## build 45
// SingleCycle_Top
module SingleCycle_Top
(
	input				CLK	,
	input				RST	,
	output [9:0]	IMEM_ADDR	,
	input	 [15:0]	IMEM_RDATA	,
	output [9:0]	DMEM_ADDR	,
	output [15:0]	DMEM_WDATA	,
	output			DMEM_WE		,
	input	 [15:0]	DMEM_RDATA
);
	wire [15:0] sel_pc_out;
	wire [15:0] pc_out;
	wire [15:0] im_out;
	wire [15:0] alu_in;
	wire [15:0] rd1;
	wire [15:0] rd2;
	wire [15:0] alu_imm_out;
	wire [15:0] alu_out;
	wire [15:0] alu_bypass_out;
	wire [15:0] aux_out;
	wire [15:0] mem_out;
	wire [15:0] mem_bypass_out;
	wire [15:0] store_pc_out;
	wire [15:0] sum_imm_out;
	wire               comp;
	wire               sel_pc;    
	wire               sum_imm;   
	wire               store_pc;  
	wire               reg_we;    
	wire               alu_imm;   
	typedefs::alu_opcode_t alu_ctrl;  
	wire               alu_bypass;
	wire					 alu_feedback_in;
	wire               mem_we;    
	wire               mem_bypass;
	Controller control_block(
		.clk(CLK), 
		.op(typedefs::opcode_t'(im_out[15:10])), 
		.comp(comp), 
		.sel_PC(sel_pc), 
		.sum_imm(sum_imm), 
		.store_pc(store_pc), 
		.reg_we(reg_we), 
		.alu_imm(alu_imm), 
		.alu_ctrl(alu_ctrl), 
		.alu_bypass(alu_bypass),
		.alu_feedback_in(alu_feedback_in),
		.mem_we(mem_we), 
		.mem_bypass(mem_bypass)
	);
	Mux2x1 feedback_mux(
		.a(rd1), 
		.b(aux_out), 
		.sel(alu_feedback_in), 
		.out(alu_in)
	);
	Mux2x1 pc_mux(
		.a(pc_out + sum_imm_out), 
		.b(aux_out), 
		.sel(sel_pc), 
		.out(sel_pc_out)
	);
	Mux2x1 sum_imm_mux(
		.a(16'h1), 
		.b(aux_out), 
		.sel(sum_imm), 
		.out(sum_imm_out)
	);
	Reg pc(
		.in(sel_pc_out), 
		.clk(CLK),
		.rst(RST), 
		.out(pc_out)
	);
	assign IMEM_ADDR = pc_out[9:0];
	assign im_out    = IMEM_RDATA;
	RegFile reg_file(
		.a1(im_out[9:5]), 
		.a2(im_out[4:0]), 
		.wdata(store_pc_out), 
		.we(reg_we), 
		.clk(CLK),
		.rst(RST),
		.rd1(rd1), 
		.rd2(rd2)
	);
	Mux2x1 alu_imm_mux(
		.a(rd2), 
		.b({8'h0, im_out[7:0]}), 
		.sel(alu_imm), 
  ...
Settings: LEC_CHECK=0, CAP_MARGIN=20, CORE_MARGIN=2, CORE_UTILIZATION=40, SLEW_MARGIN=20; clock period 15.6 ns.
run.sh (not shown) runs the stock make flow with config.mk's settings and CLKGATE_MAP_FILE=.
Modified inputs, build 39 compared to build 45
Settings: putting TNS_END_PERCENT at 15 where nothing was set; putting SETUP_SLACK_MARGIN at 3.4 where nothing was set; putting CTS_CLUSTER_DIAMETER at 209 where nothing was set; swapping 40 for 58 in CORE_UTILIZATION; swapping 15.6 for 11.8 in the clock period (ns, I/O delays scaled along).
Results
global routing: build 39 exited with error. Build 39 against build 45: number of enable-type register cells in the synthesized netlist held steady, global placement routability congestion went up by 6.1%, setup slack after placement now smaller, number of setup buffers added after CTS moved up, average size of a mapped cell barely changed. Standard-cell row count is higher on build 45. Build 45 -> build 39: detailed placer's ending HPWL increased by a few percent.
Input-level comparison between build 79 and build 39:
Settings: putting CTS_CLUSTER_SIZE at 94 where nothing was set; swapping 15 for 10 in TNS_END_PERCENT; clearing SETUP_SLACK_MARGIN, which used to be 3.4; putting PLACE_DENSITY at 0.36 where nothing was set; swapping 58 for 72 in CORE_UTILIZATION; putting ABC_AREA at 1 where nothing was set; swapping 209 for 375 in CTS_CLUSTER_DIAMETER; putting HOLD_SLACK_MARGIN at 0.3 where nothing was set; swapping 11.8 for 2.71 in the clock period (ns, I/O delays scaled along).
==> comparison <==
Build 79 never completed; the flow aborted with a tool error in clock tree synthesis. In build 79, count of distinct cell types in the synthesized netlist is lower than in build 39. In the reports for build 79 and build 39, the smaller synthesized netlist cell count belongs to build 39. Build 79 vs. build 39: number of nets produced by synthesis higher; number of placed I/O pins roughly the same. Going from build 39 to build 79, yosys synthesis chip area down 410 µm², sequential share of the synthesized area up 0.50 points, post-synth design cell area down 1.2%. Fraction of the core area occupied by cells at floorplan delta for build 79 relative to build 39: 15 points higher.
--- input diff build 79..build 13 ---
Settings: CORE_UTILIZATION now 50, was 72; CTS_CLUSTER_DIAMETER no longer set, was 375; CTS_CLUSTER_SIZE no longer set, was 94; PLACE_DENSITY no longer set, was 0.36; HOLD_SLACK_MARGIN no longer set, was 0.3; ABC_AREA no longer set, was 1; TNS_END_PERCENT no longer set, was 10; the clock period (ns, I/O delays scaled along) now 8.66, was 2.71.
Notes after the runs:
Each of build 13 and build 79 falls short of a clean finish.
Build 79 did not make it past clock tree synthesis, where a tool error ended it.
The final report for build 13 shows a completed flow and a layout that fails verification, specifically negative setup slack.
Row floorplan-stage core utilization: build 13 lower / build 79 higher
And-or/or-and share of the synthesized area (build 13 over build 79): increase, 5.4 points
Going from build 79 to build 13, number of distinct library cells after synthesis increased 63; XOR/XNOR share of the synthesized area did not really move; total die size now larger; cell area reported after detailed placement up 1.3%; mux contribution to synthesized area climbed 2.6 points.
Build 13 vs. build 79: row count +22%; area of the synthesized netlist per yosys stat +1.2%.
In the reports for build 13 and build 79, the larger post-synthesis cell count belongs to build 79.

* * *

== job 413 ==
SingleCycle_Top again, from the RTL that the note above started with.
Settings: LEC_CHECK=0, CAP_MARGIN=20, CORE_MARGIN=2, CORE_UTILIZATION=57, SETUP_SLACK_MARGIN=2.24, SLEW_MARGIN=20; clock period 8.14 ns.
FAIL job 413 @ global routing (5_1_grt): tool exited with error
#### Input delta (job 7624 over job 413)
Settings: putting TNS_END_PERCENT at 5 where nothing was set; clearing SETUP_SLACK_MARGIN, which used to be 2.24; swapping 57 for 58 in CORE_UTILIZATION; swapping 8.14 for 11.0 in the clock period (ns, I/O delays scaled along).
Findings:
- Job 7624: flow complete, layout not clean; failing: negative setup slack
- Chip area, job 7624 and job 413, lower one = job 7624.
- Diff job 413..job 7624 | synthesized area | unchanged
- Starting density of the core in job 7624 is 1.2 points above job 413.
- Between job 413 and job 7624, the flow reports post-cts resize count decreasing by more than half.
- Taking job 413 as the reference point, the area after detailed placement of job 7624 falls by 9.1%.
- Lower die outline width was reported by job 7624, not job 413.
- Between job 7624 and job 413, it is job 7624 whose vertical die dimension is lower, by 0.85%.
- On total setup buffers inserted after CTS: between job 7624 and job 413, it ends up lower for job 7624.
[inputs] job 5613 vs job 7624
Settings: putting ABC_AREA at 1 where nothing was set; putting CTS_CLUSTER_SIZE at 94 where nothing was set; swapping 58 for 72 in CORE_UTILIZATION; swapping 5 for 10 in TNS_END_PERCENT; swapping 11.0 for 2.71 in the clock period (ns, I/O delays scaled along).
Results
- In job 5613 relative to job 7624, number of distinct library cell variants in the gate-level netlist after synthesis had gone down by more than half.
- Of job 7624 and job 5613, the lower area fraction in and, or, nand and nor cells after synthesis belongs to job 7624.
- Compared with job 7624, in job 5613 post-synthesis share of cell area spent on and-or and or-and gates shows a reduction of 5.4 points, area after synthesis went down, floorplan die area fell about 20%, boundary pin count closely matched the old numbers.
- Diff job 7624 and job 5613: final weighted congestion in routability-driven placement lower in job 7624
- Area figure in the yosys stat output was lower in job 5613 than in job 7624.
- Across job 7624 and job 5613, no clean finish was achieved.
- The final report for job 7624 shows a completed flow and a layout that fails verification, specifically negative setup slack.
- Relative to job 7624, the placeable core region measured on job 5613 has decreased by more than 10%.
- Taking job 5613 as 1.0, job 7624 lands at 0.852 on cell count after synthesis.
- Between job 7624 and job 5613, the adder-cell share of the synthesized area figures differ only marginally.

* * *

== fjord ==
Starting RTL as in the previous note.
clock: 11.6 ns
lec_check: 0
abc_area: 0
cap_margin: 10
core_aspect_ratio: 1.73
core_margin: 2
core_utilization: 72
cts_cluster_diameter: 372
cts_cluster_size: 17
hold_slack_margin: 0.04
max_routing_layer: met4
place_density: 0.68
setup_slack_margin: 2.98
slew_margin: 5
tns_end_percent: 5
fjord: it failed during global routing, and the tool reported GRT-0116.
Edits applied to the flow inputs when going from fjord to tundra:
==> flow/config.mk <==
export PLATFORM = sky130hd
export DESIGN_NAME = SingleCycle_Top
export DESIGN_NICKNAME = SingleCycle_Top
export VERILOG_FILES = /design/flow/design.v
export SDC_FILE = /design/flow/constraint.sdc
export NUM_CORES = 4
export LEC_CHECK = 0
export CAP_MARGIN = 20
export CORE_MARGIN = 2
export CORE_UTILIZATION = 40
export SLEW_MARGIN = 20
==> flow/constraint.sdc <==
create_clock -name core_clock -period 16.0 [get_ports {CLK}]
set_input_delay 3.2000 -clock core_clock [delete_from_list [all_inputs] [get_ports {CLK}]]
set_output_delay 3.2000 -clock core_clock [all_outputs]
set_load 0.01 [all_outputs]
[summary]
The flow ran to completion for all of fjord and tundra but fjord, which stopped partway. fjord never completed; the flow aborted with a tool error in global routing. For area of the core, dividing the value from tundra by the value from fjord gives 1.8. Comparing fjord and tundra, the higher placement-stage worst setup slack is on tundra. Sort fjord and tundra by cell resize tally after clock tree synthesis desc -> top: fjord. Between tundra and fjord, it is tundra whose standard cell area after detailed placement is lower, by 2300 um2. On sequential cell area fraction in the yosys report, fjord and tundra are basically level. Diff fjord -> tundra: number of levels in the clock H-tree has increased; yosys-reported design area after synthesis level; number of buffers inserted during clock tree synthesis went up; horizontal die dimension grew by 75%; number of rows created at floorplan now sits higher. The die used by tundra is larger than the one used by fjord.
Input changes introduced in nickel (baseline for comparison: tundra):
-- flow/config.mk --
<<< tundra, line 6
export NUM_CORES = 4
export LEC_CHECK = 0
export CAP_MARGIN = 20
export CORE_MARGIN = 2
export CORE_UTILIZATION = 40
export SLEW_MARGIN = 20
>>> nickel, line 6
export NUM_CORES = 4
export LEC_CHECK = 0
export ABC_AREA = 1
export CAP_MARGIN = 20
export CORE_MARGIN = 2
export CORE_UTILIZATION = 72
export SLEW_MARGIN = 20
==> flow/constraint.sdc <==
create_clock -name core_clock -period 3.42 [get_ports {CLK}]
set_input_delay 0.6840 -clock core_clock [delete_from_list [all_inputs] [get_ports {CLK}]]
set_output_delay 0.6840 -clock core_clock [all_outputs]
set_load 0.01 [all_outputs]
Findings:
- nickel did not run to completion, as it errored out during clock tree synthesis.
- Between tundra and nickel, the Yosys chip area is higher for tundra.
- Between nickel and tundra, it is nickel whose mapped cell area is lower, by 1.2%.
- From tundra to nickel the numbers moved as follows: die height went down about 26%, net count after synthesis picked up an extra 710, cell count listed in synth_stat.txt went up 710, placement-stage cell area went up, floorplan core density rose by 33 points.
- Synthesized cell count: nickel vs tundra up about 17%
What maple does differently from nickel at the input level:
-- flow/config.mk --
<<< nickel, line 6
export NUM_CORES = 4
export LEC_CHECK = 0
export ABC_AREA = 1
export CAP_MARGIN = 20
export CORE_MARGIN = 2
export CORE_UTILIZATION = 72
export SLEW_MARGIN = 20
>>> maple, line 6
export NUM_CORES = 4
export LEC_CHECK = 0
export CAP_MARGIN = 20
export CORE_MARGIN = 2
export CORE_UTILIZATION = 61
export CTS_CLUSTER_DIAMETER = 209
export SETUP_SLACK_MARGIN = 2.88
export SLEW_MARGIN = 20
==> flow/constraint.sdc <==
create_clock -name core_clock -period 10.6 [get_ports {CLK}]
set_input_delay 2.1200 -clock core_clock [delete_from_list [all_inputs] [get_ports {CLK}]]
set_output_delay 2.1200 -clock core_clock [all_outputs]
set_load 0.01 [all_outputs]
## What came out
The post-detailed-placement cell area reported for maple is smaller than that of nickel by 3700 um2. nickel did not finish; a tool error ended it in clock tree synthesis. maple: it failed with a tool error in global routing, so there are no final results. Chip area (maple / nickel): 1.19. Changes observed in maple relative to nickel: number of standard cells after synthesis dropped 15%; combined area of all synthesized cells climbed about 1.2%.

* * *

SingleCycle_Top again, from the RTL that the note above started with.
export LEC_CHECK = 0
export ABC_AREA = 1
export CAP_MARGIN = 20
export CORE_ASPECT_RATIO = 0.5
export CORE_MARGIN = 2
export CORE_UTILIZATION = 72
export CTS_CLUSTER_DIAMETER = 361
export CTS_CLUSTER_SIZE = 94
export SETUP_SLACK_MARGIN = 0.4
export SLEW_MARGIN = 20
export TNS_END_PERCENT = 10
create_clock -name core_clock -period 2.71 [get_ports {CLK}]
The first run ended with an error in clock tree synthesis, error DPL-0038.
Next try:
ABC_AREA = default   (was 1)
CORE_ASPECT_RATIO = default   (was 0.5)
CORE_UTILIZATION = 58   (was 72)
CTS_CLUSTER_DIAMETER = default   (was 361)
CTS_CLUSTER_SIZE = 43   (was 94)
SETUP_SLACK_MARGIN = 2.25   (was 0.4)
TNS_END_PERCENT = default   (was 10)
clock period = 8.66 ns   (was 2.71 ns; I/O delays follow)
After rerunning:
- This time the run stopped in global routing, error GRT-0232
- synthesized area is higher by 1.2%
- die area is higher by 25%
- synthesized cell count is lower by 15%
Next try:
ABC_AREA = 1   (was default)
CORE_UTILIZATION = 40   (was 58)
CTS_CLUSTER_SIZE = default   (was 43)
HOLD_SLACK_MARGIN = 0.29   (was default)
SETUP_SLACK_MARGIN = 0.19   (was 2.25)
clock period = 16.0 ns   (was 8.66 ns; I/O delays follow)
After rerunning: Now the flow produced a clean layout. Synthesized cell count rises by 17%. Die area rises by 42%. Area after synthesis falls by 1.2%.
Next try:
CORE_UTILIZATION = 58   (was 40)
HOLD_SLACK_MARGIN = default   (was 0.29)
SETUP_SLACK_MARGIN = default   (was 0.19)
clock period = 10.0 ns   (was 16.0 ns; I/O delays follow)
The changed run finished but failed the layout checks on setup timing.
First-iteration DRC count grows by 31%.
Utilization came out higher by 28 points.
Sequential power came out higher by 59%.
Count of clock-buffer cells in the layout shrinks by 8.
Sequential cell count stays the same.
Next try:
ABC_AREA = default   (was 1)
CORE_UTILIZATION = 60   (was 58)
CTS_CLUSTER_DIAMETER = 27   (was default)
MAX_ROUTING_LAYER = met4   (was default)
SETUP_SLACK_MARGIN = 2.24   (was default)
clock period = 8.14 ns   (was 10.0 ns; I/O delays follow)
=> The new run ended with an error in global routing. Synthesized cell count shrinks by 15%. Die area shrinks by 2.1%. Area after synthesis increases by 1.2%.
Next try:
CORE_UTILIZATION = 57   (was 60)
CTS_CLUSTER_DIAMETER = 28   (was 27)
After rerunning: The changed run did not get past global routing with GRT-0232; synthesized area stays the same; synthesized cell count stays the same; die size rises by 5.2%.

* * *

job 101:
Starting RTL as in the previous note.
Settings: LEC_CHECK=0, ABC_AREA=1, CAP_MARGIN=40, CORE_ASPECT_RATIO=1.73, CORE_MARGIN=2, CORE_UTILIZATION=50, CTS_CLUSTER_SIZE=98, HOLD_SLACK_MARGIN=0.04, SETUP_SLACK_MARGIN=3.03, SLEW_MARGIN=20, TNS_END_PERCENT=95; clock period 11.9 ns.
Tool error GRT-0116 stopped job 101 during global routing (5_1_grt); no final results.
Setup changes, job 101 to job 102
Settings: a change of SETUP_SLACK_MARGIN from 3.03 to 2.51; a change of CAP_MARGIN from 40 to 10; a change of CORE_UTILIZATION from 50 to 40; an added PLACE_DENSITY_LB_ADDON of 0.05; a change of the clock period (ns, I/O delays scaled along) from 11.9 to 8.66.
Results
- Status: job 102 FAILED at global routing (5_1_grt) (tool error)
- Diff job 101 -> job 102: height of the chip now sits higher; post-CTS setup buffer count now sits higher; core footprint now sits higher; clock sink total now sits at about the same level; number of gates resized after cts now sits higher.
- Compare job 101 and job 102 | chip width higher: job 102
- Job 101 -> job 102: post-synthesis sequential area ratio delta 0, exact match
- Synthesized instance count: job 101 vs job 102 identical
- Chip area in the Yosys report came out exactly the same in job 101 and job 102.
- Die area, job 101 and job 102: lower on job 101
- Diff job 101 -> job 102 | TritonCTS buffer count | increase of 3
diff inputs: job 102 => job 103
Settings: CORE_UTILIZATION: 40 -> 56; ABC_AREA: 1 -> 0; CORE_ASPECT_RATIO: 1.73 -> 1.17; PLACE_DENSITY_LB_ADDON: 0.05 -> unset; CTS_CLUSTER_SIZE: 98 -> 44; CAP_MARGIN: 10 -> 40; SETUP_SLACK_MARGIN: 2.51 -> unset; the clock period (ns, I/O delays scaled along): 8.66 -> 8.99.
Layout checks on job 103: not met. Flow itself completed; violations: negative setup slack.
Run status, job 102: aborted in global routing (5_1_grt), error GRT-0116
[compare] base=job 102 new=job 103: initial core utilization increased by 16 points relative to the old numbers, placement row count decreased by 42 relative to the old numbers, weighted congestion reported at the end of routability-driven placement increased by 2.5% relative to the old numbers, proportion of synthesized area in mux cells increased by 2.6 points relative to the old numbers.
Sort job 103 and job 102 by total cell area reported by yosys after synthesis desc -> top: job 103
Mapped cell area went up slightly going from job 102 to job 103.
Number of buffers inserted during clock tree synthesis | job 103 above job 102
> inputs changed (job 103 -> job 104)
Settings: a change of CORE_ASPECT_RATIO from 1.17 to 1.73; a change of ABC_AREA from 0 to 1; a change of CORE_UTILIZATION from 56 to 45; a change of CTS_CLUSTER_SIZE from 44 to 98; a change of CAP_MARGIN from 40 to 0; an added PLACE_DENSITY_LB_ADDON of 0.05; a change of the clock period (ns, I/O delays scaled along) from 8.99 to 8.66.
Results
Job 104 | ERROR | global routing (5_1_grt)
Synthesis area per yosys: job 104 < job 103
Total half-perimeter wirelength after legalization and detailed placement of job 104 exceeds that of job 103 by more than 10%.
Cell count in the Yosys report on job 104 is up relative to job 103.
Final estimated routing congestion in global placement of job 104 is on par with job 103.
Taking job 104 over job 103, the count of placed standard cells including taps ratio works out to 1.19.
Die size delta (job 104 − job 103): unfavourable
Note that the cell row count recorded for job 103 amounts to 0.74 times the value seen in job 104.
Across both runs, count of mapped cells out of synthesis was higher for job 104 than for job 103.
No activity file was given, so power comes from the tool's default toggle rates.
